==> flow/design.v (excerpt) <==
module miniCPU (
    input [17:0] switches,  
    input ligar,       
    input enviar,      
    input clk,         
    input rst_n,       
    output [7:0] LCD_DATA,
    output LCD_RS,
    output LCD_RW,
    output LCD_EN,
    output LCD_ON,
    output LCD_BLON
);
Size: roughly 420 flip-flops, roughly 35 I/O pins, ~34000 sq um of cells after synthesis.
export LEC_CHECK = 0
export ABC_AREA = 1
export CAP_MARGIN = 40
export CELL_PAD_IN_SITES_DETAIL_PLACEMENT = 1
export CELL_PAD_IN_SITES_GLOBAL_PLACEMENT = 2
export CORE_ASPECT_RATIO = 0.57
export CORE_MARGIN = 10
export CORE_UTILIZATION = 30
export CTS_CLUSTER_SIZE = 72
export GPL_ROUTABILITY_DRIVEN = 0
export GPL_TIMING_DRIVEN = 0
export HOLD_SLACK_MARGIN = 0.06
export MAX_ROUTING_LAYER = met4
export MIN_ROUTING_LAYER = met2
export PLACE_DENSITY_LB_ADDON = 0.17
export SETUP_SLACK_MARGIN = 3.3
export SLEW_MARGIN = 10
export TNS_END_PERCENT = 100
create_clock -name core_clock -period 17.1 [get_ports {clk}]
run.sh (not shown) runs the stock make flow with config.mk's settings and CLKGATE_MAP_FILE=.
The baseline died in 5_1_grt.
==> next run, changes <==
- ABC_AREA: 1 -> not set
- CAP_MARGIN: 40 -> 20
- CELL_PAD_IN_SITES_DETAIL_PLACEMENT: 1 -> not set
- CELL_PAD_IN_SITES_GLOBAL_PLACEMENT: 2 -> not set
- CORE_ASPECT_RATIO: 0.57 -> not set
- CORE_MARGIN: 10 -> 2
- CORE_UTILIZATION: 30 -> 40
- CTS_CLUSTER_SIZE: 72 -> not set
- GPL_ROUTABILITY_DRIVEN: 0 -> not set
- GPL_TIMING_DRIVEN: 0 -> not set
- HOLD_SLACK_MARGIN: 0.06 -> not set
- MAX_ROUTING_LAYER: met4 -> not set
- MIN_ROUTING_LAYER: met2 -> not set
- PLACE_DENSITY_LB_ADDON: 0.17 -> not set
- SETUP_SLACK_MARGIN: 3.3 -> 0.84
- SLEW_MARGIN: 10 -> 20
- TNS_END_PERCENT: 100 -> not set
- clock period: 17.1 -> 12.1 ns (I/O delays scaled with it)
Effect:
- The changed run produced a clean layout
- synthesized cell count went down by 19%
- die size goes down by 30%
- area after synthesis climbs by 2.7%
==> next run, changes <==
- CORE_UTILIZATION: 40 -> 72
- SETUP_SLACK_MARGIN: 0.84 -> not set
- clock period: 12.1 -> 10.8 ns (I/O delays scaled with it)
What happened: Routed wire length went up by 4.5%. Clock skew went up by 0.0033 ns. Clock-buffer cell count went down by 7. Via count went up by 9.4%. Sequential power went up by about 12%. Total power went up by about 13%. Core utilization went up by 34 points. Cell area went down by about 2.2%. Critical path depth went up by 3. Die area went down by 44%.
==> next run, changes <==
- CORE_UTILIZATION: 72 -> 25
- clock period: 10.8 -> 12.1 ns (I/O delays scaled with it)
Effect: First-iteration DRC count is lower by 42%; setup slack improved by 0.95 ns; core utilization decreases by 50 points.

miniCPU again, from the RTL that the note above started with.
Design miniCPU, start of the top module:
module miniCPU (
    input [17:0] switches,  
    input ligar,       
    input enviar,      
    input clk,         
    input rst_n,       
    output [7:0] LCD_DATA,
    output LCD_RS,
    output LCD_RW,
    output LCD_EN,
    output LCD_ON,
    output LCD_BLON
);
clock: 17.1 ns
lec_check: 0
abc_area: 1
cap_margin: 15
cell_pad_in_sites_detail_placement: 2
core_aspect_ratio: 1.01
core_margin: 10
core_utilization: 30
cts_cluster_size: 85
hold_slack_margin: 0.13
place_density_lb_addon: 0.17
setup_slack_margin: 2.45
slew_margin: 5
tns_end_percent: 5
Then changed:
- ABC_AREA: 1 -> default
- CAP_MARGIN: 15 -> 20
- CELL_PAD_IN_SITES_DETAIL_PLACEMENT: 2 -> default
- CORE_ASPECT_RATIO: 1.01 -> default
- CORE_MARGIN: 10 -> 2
- CORE_UTILIZATION: 30 -> 53
- CTS_CLUSTER_SIZE: 85 -> default
- HOLD_SLACK_MARGIN: 0.13 -> default
- PLACE_DENSITY: default -> 0.47
- PLACE_DENSITY_LB_ADDON: 0.17 -> default
- SETUP_SLACK_MARGIN: 2.45 -> default
- SLEW_MARGIN: 5 -> 20
- TNS_END_PERCENT: 5 -> default
- clock period: 17.1 -> 20.0 ns (I/O delays scaled with it)
What happened: Total power is lower slightly; critical path depth decreases by 10; routed wire length went down by roughly a tenth; clock skew grows by 0.055 ns; first-iteration DRC count grows by well over a third; global-route usage goes up by 14 points.
Then changed:
- ABC_AREA: default -> 1
- CAP_MARGIN: 20 -> 15
- CORE_UTILIZATION: 53 -> 72
- CTS_CLUSTER_DIAMETER: default -> 106
- PLACE_DENSITY: 0.47 -> default
- SETUP_SLACK_MARGIN: default -> -0.87
- TNS_END_PERCENT: default -> 95
- clock period: 20.0 -> 13.8 ns (I/O delays scaled with it)
The changed run finished with timing, DRC and antenna clean. Non-clock buffer count is lower by 40. Worst hold slack barely changes. Global-route usage is higher by 8.7 points. Register-to-register slack degrades by 5.7 ns. Cell area is lower by 4.4%. Routed wire length is lower by 9.5%.
Then changed:
- ABC_AREA: 1 -> default
- CAP_MARGIN: 15 -> 20
- CORE_UTILIZATION: 72 -> 40
- CTS_CLUSTER_DIAMETER: 106 -> default
- SETUP_SLACK_MARGIN: -0.87 -> default
- TNS_END_PERCENT: 95 -> default
- clock period: 13.8 -> 12.1 ns (I/O delays scaled with it)
What happened: Power increases by 37%. Synthesized area increases by 2.7%. Via count decreases by 7.3%. Cell area increases by 5.4%. Global-route usage decreases by 18 points. Die area increases by 83%. Clock-buffer cell count increases by 10. Sequential cell count does not change. Synthesized cell count decreases by 19%. Hold slack hardly moves.
Power and IR drop assume default switching activity.
